Design Cordic, start of the top module:
module Cordic(clk,rst,phase_step,xin,yin,xout,yout);
parameter IN_WIDTH	= 16; 
parameter EXTRA_BITS	= 6; 
localparam WI			= IN_WIDTH;
localparam WXY			= IN_WIDTH+EXTRA_BITS; 
localparam STG			= WXY; 
input clk;
input rst; 
input signed  [31:0]    phase_step; 
input signed  [WI-1:0]  xin,yin;
output signed [WXY-1:0] xout,yout;
wire signed [31:0] atan_table [0:31];
                 assign atan_table[00] = 32'b0010_0000_0000_0000_0000_0000_0000_0000;
						assign atan_table[01] = 32'b0001_0010_1110_0100_0000_0101_0001_1110;
						assign atan_table[02] = 32'b0000_1001_1111_1011_0011_1000_0101_1011;
						assign atan_table[03] = 32'b0000_0101_0001_0001_0001_0001_1101_0100;
						assign atan_table[04] = 32'b0000_0010_1000_1011_0000_1101_0100_0011;
						assign atan_table[05] = 32'b0000_0001_0100_0101_1101_0111_1110_0001;
						assign atan_table[06] = 32'b0000_0000_1010_0010_1111_0110_0001_1110;
						assign atan_table[07] = 32'b0000_0000_0101_0001_0111_1100_0101_0101;
						assign atan_table[08] = 32'b0000_0000_0010_1000_1011_1110_0101_0011;
						assign atan_table[09] = 32'b0000_0000_0001_0100_0101_1111_0010_1111;
						assign atan_table[10] = 32'b0000_0000_0000_1010_0010_1111_1001_1000;
						assign atan_table[11] = 32'b0000_0000_0000_0101_0001_0111_1100_1100;
						assign atan_table[12] = 32'b0000_0000_0000_0010_1000_1011_1110_0110;
  ...
Size in the first run: about 21000 cells after synthesis, roughly 1600 flip-flops, roughly 110 I/O pins, ~140000 um2 of cells after synthesis.
Settings: LEC_CHECK=0, ABC_AREA=1, CAP_MARGIN=20, CORE_MARGIN=2, CORE_UTILIZATION=69, CTS_CLUSTER_DIAMETER=311, CTS_CLUSTER_SIZE=99, PLACE_DENSITY=0.36, SETUP_SLACK_MARGIN=0.37, SLEW_MARGIN=20, TNS_END_PERCENT=5; clock period 1.59 ns.
run.sh (not shown) runs the stock make flow with config.mk's settings and CLKGATE_MAP_FILE=.
The first run never finished: it broke off in global routing with GRT-0116.
Edit:
Settings changed: ABC_AREA 1 to unset, CORE_UTILIZATION 69 to 70, CTS_CLUSTER_DIAMETER 311 to unset, CTS_CLUSTER_SIZE 99 to 33, PLACE_DENSITY 0.36 to unset, SETUP_SLACK_MARGIN 0.37 to unset, TNS_END_PERCENT 5 to unset.
Clock period 1.59 ns to 3.48 ns, I/O delays scaled along.
The new run completed, yet does not pass: setup timing.
Die size is lower by about a fifth.
Synthesized cell count is lower by well over a third.
Synthesized area is lower by about a fifth.
Edit:
Settings changed: CORE_UTILIZATION 70 to 40, CTS_CLUSTER_SIZE 33 to unset.
Clock period 3.48 ns to 5.0 ns, I/O delays scaled along.
After rerunning:
- The new run completed without violations
- non-clock buffer count is lower by 985
- clock-buffer cell count is higher by 33
- routed wire length is lower by 27%
- synthesized area does not change
- setup slack is better by 1.2 ns
- design area is lower by 7.5%
- global-route usage is lower by 19 points
- utilization is lower by 40 points
- die area is higher by 74%
- hold slack is better by 0.016 ns
Edit:
Settings changed: CORE_UTILIZATION 40 to 45.
Clock period 5.0 ns to 4.28 ns, I/O delays scaled along.
Effect: Area after synthesis is unchanged. Worst setup slack gets worse by 0.49 ns. Hold slack degrades by 0.0044 ns. Core utilization grows by 5.9 points. First-iteration DRC count rose by 0.95%. Routed wire length goes up by about 13%. Non-clock buffer count went up by 88. Clock-buffer cell count falls by 11. Clock skew came out lower by 0.065 ns.
Edit:
Settings changed: CORE_UTILIZATION 45 to 58, SETUP_SLACK_MARGIN set to 0.91.
Clock period 4.28 ns to 3.48 ns, I/O delays scaled along.
This time the run finished but fails on setup timing; cell area went up by roughly a tenth; via count grows by a little under a tenth; core utilization went up by 24 points; wire length climbs by a little under a tenth; non-clock buffer count came out higher by 1150; global-route usage went up by 7.4 points; synthesized cell count stays the same; count of clock-buffer cells in the layout falls by 15.

Starting RTL as in the previous note.
Settings: LEC_CHECK=0, CAP_MARGIN=35, CORE_ASPECT_RATIO=0.5, CORE_MARGIN=2, CORE_UTILIZATION=72, CTS_CLUSTER_DIAMETER=396, CTS_CLUSTER_SIZE=10, SETUP_SLACK_MARGIN=1.41, SLEW_MARGIN=20; clock period 4.8 ns.
Rerun with:
- CAP_MARGIN: 35 -> 10
- CORE_ASPECT_RATIO: 0.5 -> unset
- CTS_CLUSTER_DIAMETER: 396 -> unset
- CTS_CLUSTER_SIZE: 10 -> unset
- SETUP_SLACK_MARGIN: 1.41 -> 0.44
- clock period: 4.8 -> 3.56 ns (I/O delays scaled with it)
What happened: Now the flow died in 5_1_grt on GRT-0232; synthesized area does not change; die size barely changes; synthesized cell count stays the same.

== P ==
Cordic again, from the RTL that the note above started with.
## Cordic
module Cordic(clk,rst,phase_step,xin,yin,xout,yout);
parameter IN_WIDTH	= 16; 
parameter EXTRA_BITS	= 6; 
localparam WI			= IN_WIDTH;
localparam WXY			= IN_WIDTH+EXTRA_BITS; 
localparam STG			= WXY; 
input clk;
input rst; 
input signed  [31:0]    phase_step; 
input signed  [WI-1:0]  xin,yin;
output signed [WXY-1:0] xout,yout;
wire signed [31:0] atan_table [0:31];
                 assign atan_table[00] = 32'b0010_0000_0000_0000_0000_0000_0000_0000;
						assign atan_table[01] = 32'b0001_0010_1110_0100_0000_0101_0001_1110;
						assign atan_table[02] = 32'b0000_1001_1111_1011_0011_1000_0101_1011;
						assign atan_table[03] = 32'b0000_0101_0001_0001_0001_0001_1101_0100;
						assign atan_table[04] = 32'b0000_0010_1000_1011_0000_1101_0100_0011;
						assign atan_table[05] = 32'b0000_0001_0100_0101_1101_0111_1110_0001;
						assign atan_table[06] = 32'b0000_0000_1010_0010_1111_0110_0001_1110;
						assign atan_table[07] = 32'b0000_0000_0101_0001_0111_1100_0101_0101;
						assign atan_table[08] = 32'b0000_0000_0010_1000_1011_1110_0101_0011;
						assign atan_table[09] = 32'b0000_0000_0001_0100_0101_1111_0010_1111;
						assign atan_table[10] = 32'b0000_0000_0000_1010_0010_1111_1001_1000;
						assign atan_table[11] = 32'b0000_0000_0000_0101_0001_0111_1100_1100;
						assign atan_table[12] = 32'b0000_0000_0000_0010_1000_1011_1110_0110;
						assign atan_table[13] = 32'b0000_0000_0000_0001_0100_0101_1111_0011;
						assign atan_table[14] = 32'b0000_0000_0000_0000_1010_0010_1111_1010;
						assign atan_table[15] = 32'b0000_0000_0000_0000_0101_0001_0111_1101;
						assign atan_table[16] = 32'b0000_0000_0000_0000_0010_1000_1011_1110;
						assign atan_table[17] = 32'b0000_0000_0000_0000_0001_0100_0101_1111;
						assign atan_table[18] = 32'b0000_0000_0000_0000_0000_1010_0011_0000;
  ...
Settings: LEC_CHECK=0, CAP_MARGIN=10, CORE_MARGIN=2, CORE_UTILIZATION=72, MAX_ROUTING_LAYER=met4, SETUP_SLACK_MARGIN=-0.33, SLEW_MARGIN=20; clock period 3.36 ns.
From the logs: P reached the end of the flow and failed the layout checks with negative setup slack.
[inputs] Q vs P
Settings: SETUP_SLACK_MARGIN: -0.33 -> unset; CORE_UTILIZATION: 72 -> 40; CAP_MARGIN: 10 -> 20; MAX_ROUTING_LAYER: met4 -> unset; the clock period (ns, I/O delays scaled along): 3.36 -> 4.28.
## What came out
Higher number of well-tap cells placed was reported by Q, not P.
Measured against each other, P and Q differ in wire length of the first global-routing pass, the lower figure coming from Q.
On area share of buffers outside the clock network: Q sits below P.
Q completed end to end with timing, DRC and antenna clean.
NOTE: final design instance area without fill in Q falls short of that of P
The run showing the smaller final hold slack is Q.
Changes observed in Q relative to P: share of the core filled by cells before placement fell 32 points, detailed-route wire length on metal 1 fell 2.9 mm, pin slew with the least headroom to its limit rose 0.11 ns, clock buffer and inverter area fraction after layout rose 0.67 points.
Delta(largest fanout on the critical path, Q - P) > 0
Here is what was changed in the inputs of R compared with Q.
Settings: CORE_UTILIZATION changed from 40 to 68; the clock period (ns, I/O delays scaled along) changed from 4.28 to 3.55.
Notes after the runs:
- Complete run, failing final checks: R, reason negative setup slack.
- On R: final period demand of the worst path is 0.39 ns lower than what Q gave.
- Summary of R over Q: routed length on met3 went up by 73%, net count after synthesis now sits at about the same level.
- [compare] base=Q new=R: final core utilization went up, number of global-route vias before repair went up, wire length went up.
- Looking at flop-to-flop setup slack, R sits 0.34 ns lower than Q does.
- R vs. Q: global-route wire length before repair went up by about 11%.
The following lists how S was set up differently from R:
Settings: changing CORE_UTILIZATION from 68 to 72; setting CTS_CLUSTER_SIZE to 98 for the first time; changing the clock period (ns, I/O delays scaled along) from 3.55 to 4.8.
[summary]
R has higher die footprint than S.
Looking at worst setup path startpoint, the Y[19][19] result is from S; the Y[3][4] one comes from R.
Re number of buffer cells added on primary ports: no difference whatsoever between R and S.
For S, the slowest cell on the critical path was o41ai_2, unlike R, where it was or4_4.
S: flow completed, timing, DRC and antenna clean
Delta (S minus R): standard cell area after detailed placement decreased 0.0051 mm2, top achievable clock speed decreased 17%.
The standard cells in S occupy less silicon area than those in R do.
Taking S over R, the total of plain and repair buffers excluding clock buffers ratio works out to 0.19.
